Setup of gamma:
// cordic
module cordic(
    input signed [29:0] i_angle,
    input i_clk,
    input i_rst,
    input i_start,
    output signed [29:0] o_sin,
    output signed [29:0] o_cos,
    output o_done
);
localparam WD_EXT = 28;
localparam WD_INT = 62;
localparam START_VAL = 64'h26dd3b6a10d79a00;
localparam max_i = 8'd62;
reg signed [WD_INT+1:0] x;
reg signed [WD_INT+1:0] y; 
reg signed [WD_INT+1:0] z; 
reg signed [WD_INT+1:0] angle;
reg done;
assign o_done = done;
assign o_sin = y[(WD_INT+1):(WD_INT-WD_EXT)];
assign o_cos = x[(WD_INT+1):(WD_INT-WD_EXT)];
reg [7:0] i;
reg [7:0] state;
localparam 
    s_rst = 8'b0,
    s_work = 8'b1;
wire [WD_INT+1:0] atan [WD_INT:0];
assign atan[0] = 	63'h3243f6a8885a3000;
assign atan[1] = 	63'h1dac670561bb4f00;
assign atan[2] = 	63'hfadbafc96406e80;
assign atan[3] = 	63'h7f56ea6ab0bdb80;
assign atan[4] = 	63'h3feab76e59fbd40;
assign atan[5] = 	63'h1ffd55bba976250;
assign atan[6] = 	63'hfffaaadddb94d8;
assign atan[7] = 	63'h7fff5556eeea5c;
assign atan[8] = 	63'h3fffeaaab7776e;
assign atan[9] = 	63'h1ffffd5555bbbc;
assign atan[10] = 	63'hfffffaaaaadde;
assign atan[11] = 	63'h7fffff555556e;
assign atan[12] = 	63'h3fffffeaaaaaa;
assign atan[13] = 	63'h1ffffffd55554;
assign atan[14] = 	63'hfffffffaaaaa;
assign atan[15] = 	63'h7fffffff5554;
assign atan[16] = 	63'h3fffffffeaaa;
assign atan[17] = 	63'h1ffffffffd54;
assign atan[18] = 	63'hfffffffffaa;
assign atan[19] = 	63'h7fffffffff4;
assign atan[20] = 	63'h3fffffffffe;
assign atan[21] = 	63'h1fffffffffe;
  ...
Size in the first run: ~4,700 cells after synthesis, about 230 flip-flops, ~94 I/O pins, ~35,000 µm² of cells after synthesis.
Settings: LEC_CHECK=0, CAP_MARGIN=0, CORE_MARGIN=2, CORE_UTILIZATION=72, MAX_ROUTING_LAYER=met4, PLACE_DENSITY=0.67, SETUP_SLACK_MARGIN=1.83, SLEW_MARGIN=20; clock period 7.1 ns.
run.sh (not shown) runs the stock make flow with config.mk's settings and CLKGATE_MAP_FILE=.
For gamma, the flow was terminated by a tool error in global routing (5_1_grt) and produced no final design.
Input changes introduced in epsilon (baseline for comparison: gamma):
- changing CAP_MARGIN from 0 to 20
- removing SETUP_SLACK_MARGIN (formerly 1.83)
- removing PLACE_DENSITY (formerly 0.67)
- removing MAX_ROUTING_LAYER (formerly met4)
- changing CORE_UTILIZATION from 72 to 58
- changing the clock period (ns, I/O delays scaled along) from 7.1 to 5.77
Findings:
Status: epsilon FAILED at global routing (5_1_grt) (tool error). gamma never completed, since it errored out during global routing (5_1_grt). Comparing epsilon against gamma, there is no change at all in post-synthesis cell count. Per the comparison of epsilon with gamma, count of instances resized after the clock tree is built +362; effective utilization at floorplan saw a decrease; number of buffers added by the clock tree synthesis step higher; detailed-placement wirelength estimate now larger; chip width climbed 11%. Reported for gamma and epsilon, xor-xnor portion of the synthesized cell area turned out identical to the last digit. Diff gamma -> epsilon: weighted congestion at the end of routability-driven global placement has increased; post-CTS setup repair buffer count picked up an extra 101.

* * *

Starting RTL as in the previous note.
make LEC_CHECK=0 CAP_MARGIN=20 CELL_PAD_IN_SITES_DETAIL_PLACEMENT=0 CORE_MARGIN=2 CORE_UTILIZATION=57 CTS_CLUSTER_SIZE=58 MAX_ROUTING_LAYER=met4 PLACE_DENSITY_LB_ADDON=0.17 SLEW_MARGIN=0 finish   # period 7.31 ns
The first run finished with setup timing left.
Edit:
==> flow/config.mk (replaced) <==
export PLATFORM = sky130hd
export DESIGN_NAME = cordic
export DESIGN_NICKNAME = cordic
export VERILOG_FILES = /design/flow/design.v
export SDC_FILE = /design/flow/constraint.sdc
export NUM_CORES = 4
export LEC_CHECK = 0
export CAP_MARGIN = 35
export CORE_MARGIN = 2
export CORE_UTILIZATION = 70
export MAX_ROUTING_LAYER = met4
export PLACE_DENSITY = 0.67
export SLEW_MARGIN = 20
==> flow/constraint.sdc (replaced) <==
create_clock -name core_clock -period 7.1 [get_ports {i_clk}]
set_input_delay 1.4200 -clock core_clock [delete_from_list [all_inputs] [get_ports {i_clk}]]
set_output_delay 1.4200 -clock core_clock [all_outputs]
set_load 0.01 [all_outputs]
Result:
- The new run stopped in global routing (5_1_grt) with GRT-0116
- die area came out lower by 18%
- synthesized area is unchanged
- synthesized cell count is unchanged
Edit:
--- a/flow/config.mk
+++ b/flow/config.mk
@@ -8 +8 @@
-export CAP_MARGIN = 35
+export CAP_MARGIN = 20
@@ -10,3 +10 @@
-export CORE_UTILIZATION = 70
-export MAX_ROUTING_LAYER = met4
-export PLACE_DENSITY = 0.67
+export CORE_UTILIZATION = 40
==> flow/constraint.sdc (replaced) <==
create_clock -name core_clock -period 10.4 [get_ports {i_clk}]
set_input_delay 2.0800 -clock core_clock [delete_from_list [all_inputs] [get_ports {i_clk}]]
set_output_delay 2.0800 -clock core_clock [all_outputs]
set_load 0.01 [all_outputs]
=> The new run completed without violations. Synthesized cell count is unchanged. Area after synthesis stays the same. Die area went up by 73%.
Edit:
--- a/flow/config.mk
+++ b/flow/config.mk
@@ -7,0 +8 @@
+export ABC_AREA = 1
@@ -8,0 +10 @@
+export CORE_ASPECT_RATIO = 0.5
@@ -10 +12,3 @@
-export CORE_UTILIZATION = 40
+export CORE_UTILIZATION = 72
+export CTS_CLUSTER_DIAMETER = 333
+export PLACE_DENSITY = 0.37
==> flow/constraint.sdc (replaced) <==
create_clock -name core_clock -period 5.68 [get_ports {i_clk}]
set_input_delay 1.1360 -clock core_clock [delete_from_list [all_inputs] [get_ports {i_clk}]]
set_output_delay 1.1360 -clock core_clock [all_outputs]
set_load 0.01 [all_outputs]
Now the flow failed in global routing (5_1_grt).
Synthesized cell count goes up by 45%.
Area after synthesis came out higher by 10%.
Die size drops by 38%.
Edit:
--- a/flow/config.mk
+++ b/flow/config.mk
@@ -10 +10 @@
-export CORE_ASPECT_RATIO = 0.5
+export CORE_ASPECT_RATIO = 1.46
@@ -13,2 +13,2 @@
-export CTS_CLUSTER_DIAMETER = 333
-export PLACE_DENSITY = 0.37
+export CTS_CLUSTER_DIAMETER = 366
+export CTS_CLUSTER_SIZE = 96
@@ -15,0 +16 @@
+export TNS_END_PERCENT = 10
==> flow/constraint.sdc (replaced) <==
create_clock -name core_clock -period 5.3 [get_ports {i_clk}]
set_input_delay 1.0600 -clock core_clock [delete_from_list [all_inputs] [get_ports {i_clk}]]
set_output_delay 1.0600 -clock core_clock [all_outputs]
set_load 0.01 [all_outputs]
The changed run stopped in clock tree synthesis (4_1_cts) on DPL-0038. Synthesized area stays the same. Synthesized cell count is unchanged. Die area barely changes.

* * *

cordic again, from the RTL that the note above started with.
Settings: LEC_CHECK=0, CAP_MARGIN=20, CELL_PAD_IN_SITES_DETAIL_PLACEMENT=0, CORE_MARGIN=2, CORE_UTILIZATION=60, CTS_CLUSTER_SIZE=58, MAX_ROUTING_LAYER=met4, SLEW_MARGIN=20; clock period 6.67 ns.
The starting point did not get past global routing (5_1_grt) with GRT-0116.
==> next run, changes <==
--- a/flow/config.mk
+++ b/flow/config.mk
@@ -8,7 +8,4 @@
 export CAP_MARGIN = 20
-export CELL_PAD_IN_SITES_DETAIL_PLACEMENT = 0
 export CORE_MARGIN = 2
-export CORE_UTILIZATION = 60
-export CTS_CLUSTER_SIZE = 58
-export MAX_ROUTING_LAYER = met4
+export CORE_UTILIZATION = 40
 export SLEW_MARGIN = 20
==> flow/constraint.sdc (replaced) <==
create_clock -name core_clock -period 11.0 [get_ports {i_clk}]
set_input_delay 2.2000 -clock core_clock [delete_from_list [all_inputs] [get_ports {i_clk}]]
set_output_delay 2.2000 -clock core_clock [all_outputs]
set_load 0.01 [all_outputs]
This time the run finished with timing, DRC and antenna clean.
Die area rose by 49%.
Synthesized area stays the same.
Synthesized cell count stays the same.
==> next run, changes <==
--- a/flow/config.mk
+++ b/flow/config.mk
@@ -8,4 +8,6 @@
 export CAP_MARGIN = 20
-export CORE_MARGIN = 2
+export CORE_MARGIN = 5
 export CORE_UTILIZATION = 40
+export PLACE_DENSITY = 0.71
+export SETUP_SLACK_MARGIN = 0.45
 export SLEW_MARGIN = 20
=> Worst setup slack improves by 0.29 ns. Wire length came out higher by a few percent. Final cell count is about the same. Utilization is about the same. Synthesized area stays the same.

* * *

## v50
cordic again, from the RTL that the note above started with.
export LEC_CHECK = 0
export ABC_AREA = 1
export CAP_MARGIN = 20
export CORE_ASPECT_RATIO = 0.5
export CORE_MARGIN = 2
export CORE_UTILIZATION = 72
export CTS_CLUSTER_DIAMETER = 333
export CTS_CLUSTER_SIZE = 13
export PLACE_DENSITY = 0.37
export SETUP_SLACK_MARGIN = -0.55
export SLEW_MARGIN = 20
create_clock -name core_clock -period 5.68 [get_ports {i_clk}]
| v50 | all stages done | FAIL | negative setup slack |
Setup changes, v50 to v35
- CTS_CLUSTER_SIZE now 99, was 13
- SETUP_SLACK_MARGIN now 1.57, was -0.55
==> comparison <==
- Between v35 and v50, the multiplexer fraction of the synthesized cell area does not differ in any meaningful way.
- v35 is listed as incomplete: the tool reported an error in global routing and the run ended there.
- From v35 to v50, core footprint did not move at all.
- Between v35 and v50, the difference in number of standard cells after synthesis is negligible.
- Worst slack at placement ends up higher on v50.
- Against v50 as the reference, v35 delivers a higher routability congestion estimate.
### v35 -> v13
- CTS_CLUSTER_SIZE changed from 99 to 96
- SETUP_SLACK_MARGIN changed from 1.57 to 0.8
- PLACE_DENSITY removed (was 0.37)
- CTS_CLUSTER_DIAMETER changed from 333 to 366
- the clock period (ns, I/O delays scaled along) changed from 5.68 to 5.3
Results
Status for v35 and v13: no clean run. The flow ended early for v13: it failed with a tool error in clock tree synthesis. Tool error GRT-0116 stopped v35 during global routing; no final results. Going from v35 to v13, number of placed instances with taps included grew by more than 10%. On placed wire-length estimate, v13 does worse than v35. Re area fraction in mux cells: no difference whatsoever between v35 and v13.
#### Input delta (v38 over v13)
- clearing CORE_ASPECT_RATIO, which used to be 0.5
- swapping 366 for 333 in CTS_CLUSTER_DIAMETER
- clearing CTS_CLUSTER_SIZE, which used to be 96
- clearing SETUP_SLACK_MARGIN, which used to be 0.8
- swapping 5.3 for 7.28 in the clock period (ns, I/O delays scaled along)
## What came out
STATUS run=v38 STAGES=ALL_DONE FINAL_CHECKS=FAILED CAUSE=negative setup slack. Taking v13 as the reference, in v38 gate count after technology mapping has remained practically unchanged; die area has remained practically unchanged. In v38 the number of standard-cell rows in the floorplan turned out 25 higher than in v13. Number of enable-type register cells in the synthesized netlist: v38 vs v13 identical. Diff v13 -> v38: synthesized area saw little to no change; die width down 29%; post-synthesis simple-gate area fraction roughly the same.
Input-level comparison between v20 and v38:
- a change of CTS_CLUSTER_DIAMETER from 333 to 366
- an added CTS_CLUSTER_SIZE of 96
- a change of the clock period (ns, I/O delays scaled along) from 7.28 to 5.3
## What came out
- v20 never completed, since it errored out during clock tree synthesis.
- Relative to v38, the cell count after placement of v20 is higher by 1,483.
- From v38 to v20 the numbers moved as follows: half-perimeter wire length after detailed placement climbed about 37%; average cell area after synthesis held steady; register share after synthesis held; area after detailed placement rose by about 30%; synthesized flop and latch total was more or less identical.
Changes in v31 relative to v20:
- clearing CTS_CLUSTER_DIAMETER, which used to be 366
- clearing ABC_AREA, which used to be 1
- clearing CTS_CLUSTER_SIZE, which used to be 96
- swapping 72 for 20 in CORE_UTILIZATION
- swapping 5.3 for 10.4 in the clock period (ns, I/O delays scaled along)
Notes after the runs:
Across v20 and v31, a clean result was obtained everywhere but in v20.
Post-DP HPWL improves in v31 relative to v20.
v31 — synthesis area per yosys 9.2% lower, v20 as reference
When v31 is measured against v20, its synthesized net count turns out about 30% lower.
Summary: with v20 as the reference, total cells reported by yosys after synthesis in v31 moved down by more than a quarter.
Delta (v31 minus v20): mapped cell area went down 3500 um^2; chip area went up 120,000 um^2; synthesized cell count went down about 30%; worst-case setup slack after placement went up 2.60 ns; mean cell area of the mapped netlist went up 32%.

* * *

## run 1
Starting RTL as in the previous note.
clock: 11.0 ns
lec_check: 0
cap_margin: 20
core_margin: 7
core_utilization: 58
cts_cluster_diameter: 358
cts_cluster_size: 88
min_routing_layer: met2
slew_margin: 0
tns_end_percent: 70
As the logs show, run 1 stopped at global routing after a tool error, so it never reached the end of the flow.
#### Input delta (run 2 over run 1)
- changing CORE_MARGIN from 7 to 2
- changing CORE_UTILIZATION from 58 to 66
- removing CTS_CLUSTER_SIZE (formerly 88)
- removing TNS_END_PERCENT (formerly 70)
- changing CTS_CLUSTER_DIAMETER from 358 to 366
- changing SLEW_MARGIN from 0 to 20
- removing MIN_ROUTING_LAYER (formerly met2)
- changing the clock period (ns, I/O delays scaled along) from 11.0 to 5.3
FAIL for each of run 1 and run 2. Run 2 is listed as incomplete: the tool reported an error in detailed placement and the run ended there. Re post-synthesis instance total: no difference whatsoever between run 1 and run 2. Compared with run 1, in run 2 number of enable-type register cells in the synthesized netlist has remained practically unchanged; post-synthesis adder-cell area fraction roughly the same; chip area from the yosys synthesis statistics neither gained nor lost much. Run 1 -> run 2: area after synthesis delta 0, exact match. As of run 2, vertical die size had fallen by a little under 10% compared to run 1. Delta (run 2 minus run 1): row count shrank by about 7%, x dimension of the die -25 microns, die footprint went down, placeable core region -about 13%, starting density of the core +8.4 points.
Here is what was changed in the inputs of run 3 compared with run 2.
- changing CORE_UTILIZATION from 66 to 72
- setting ABC_AREA to 1 for the first time
- setting CORE_ASPECT_RATIO to 1.44 for the first time
- setting CTS_CLUSTER_SIZE to 96 for the first time
Run 3 did not finish; the tool stopped in clock tree synthesis with error DPL-0038. Run 3 falls short of run 2 in synthesized area. Delta (run 3 minus run 2): row count shows an increase of about 22%, floorplan core area shows an increase of 930 sq um, post-synthesis instance total shows an increase of 2129.
Here is what was changed in the inputs of run 4 compared with run 3.
- clearing CORE_ASPECT_RATIO, which used to be 1.44
- clearing CTS_CLUSTER_DIAMETER, which used to be 366
- swapping 72 for 52 in CORE_UTILIZATION
- swapping 96 for 97 in CTS_CLUSTER_SIZE
- clearing ABC_AREA, which used to be 1
- swapping 5.3 for 7.28 in the clock period (ns, I/O delays scaled along)
Notes after the runs:
Run 4 finished all stages; however, its layout fails the closing checks, the failures being negative setup slack. Area reported by Yosys stat (run 4 over run 3): decrease, about 9%. Post-synthesis xor/xnor area fraction, run 3 and run 4: larger value in run 4. Synthesized area on run 4 is ahead of run 3.
Inputs modified between run 4 and run 5:
- CORE_UTILIZATION now 58, was 52
- CELL_PAD_IN_SITES_DETAIL_PLACEMENT now 0, previously not set
- TNS_END_PERCENT now 45, previously not set
- CTS_CLUSTER_SIZE now 58, was 97
- MAX_ROUTING_LAYER now met4, previously not set
- the clock period (ns, I/O delays scaled along) now 6.64, was 7.28
==> comparison <==
- Going from run 4 to run 5, number of gates resized after cts up 390%; number of post-CTS setup repair buffers up 84; horizontal extent of the die down 5.2%; buffer levels on the longest clock path flat.
- Chip height shrinks by a few percent when moving from run 4 to run 5.
- | core area | run 5 vs run 4 | better |
- Comparing the two runs side by side, run 5 comes out ahead of run 4 on final HPWL from detailed placement.
- The flow ran to completion for all of run 4 and run 5 but run 5, which stopped partway.
- From the logs: run 4 reached the end of the flow and failed the layout checks with negative setup slack.
- Run 5 did not make it past global routing, where a tool error ended it.
- Summed standard-cell area reported by yosys came out exactly the same in run 4 and run 5.
- Number of rows in the core area in run 5 is 5.3% lower than in run 4
- Run 5 vs run 4 on die area: run 5 is the lower one.
- From run 4 to run 5, sequential area share after synthesis did not move at all.
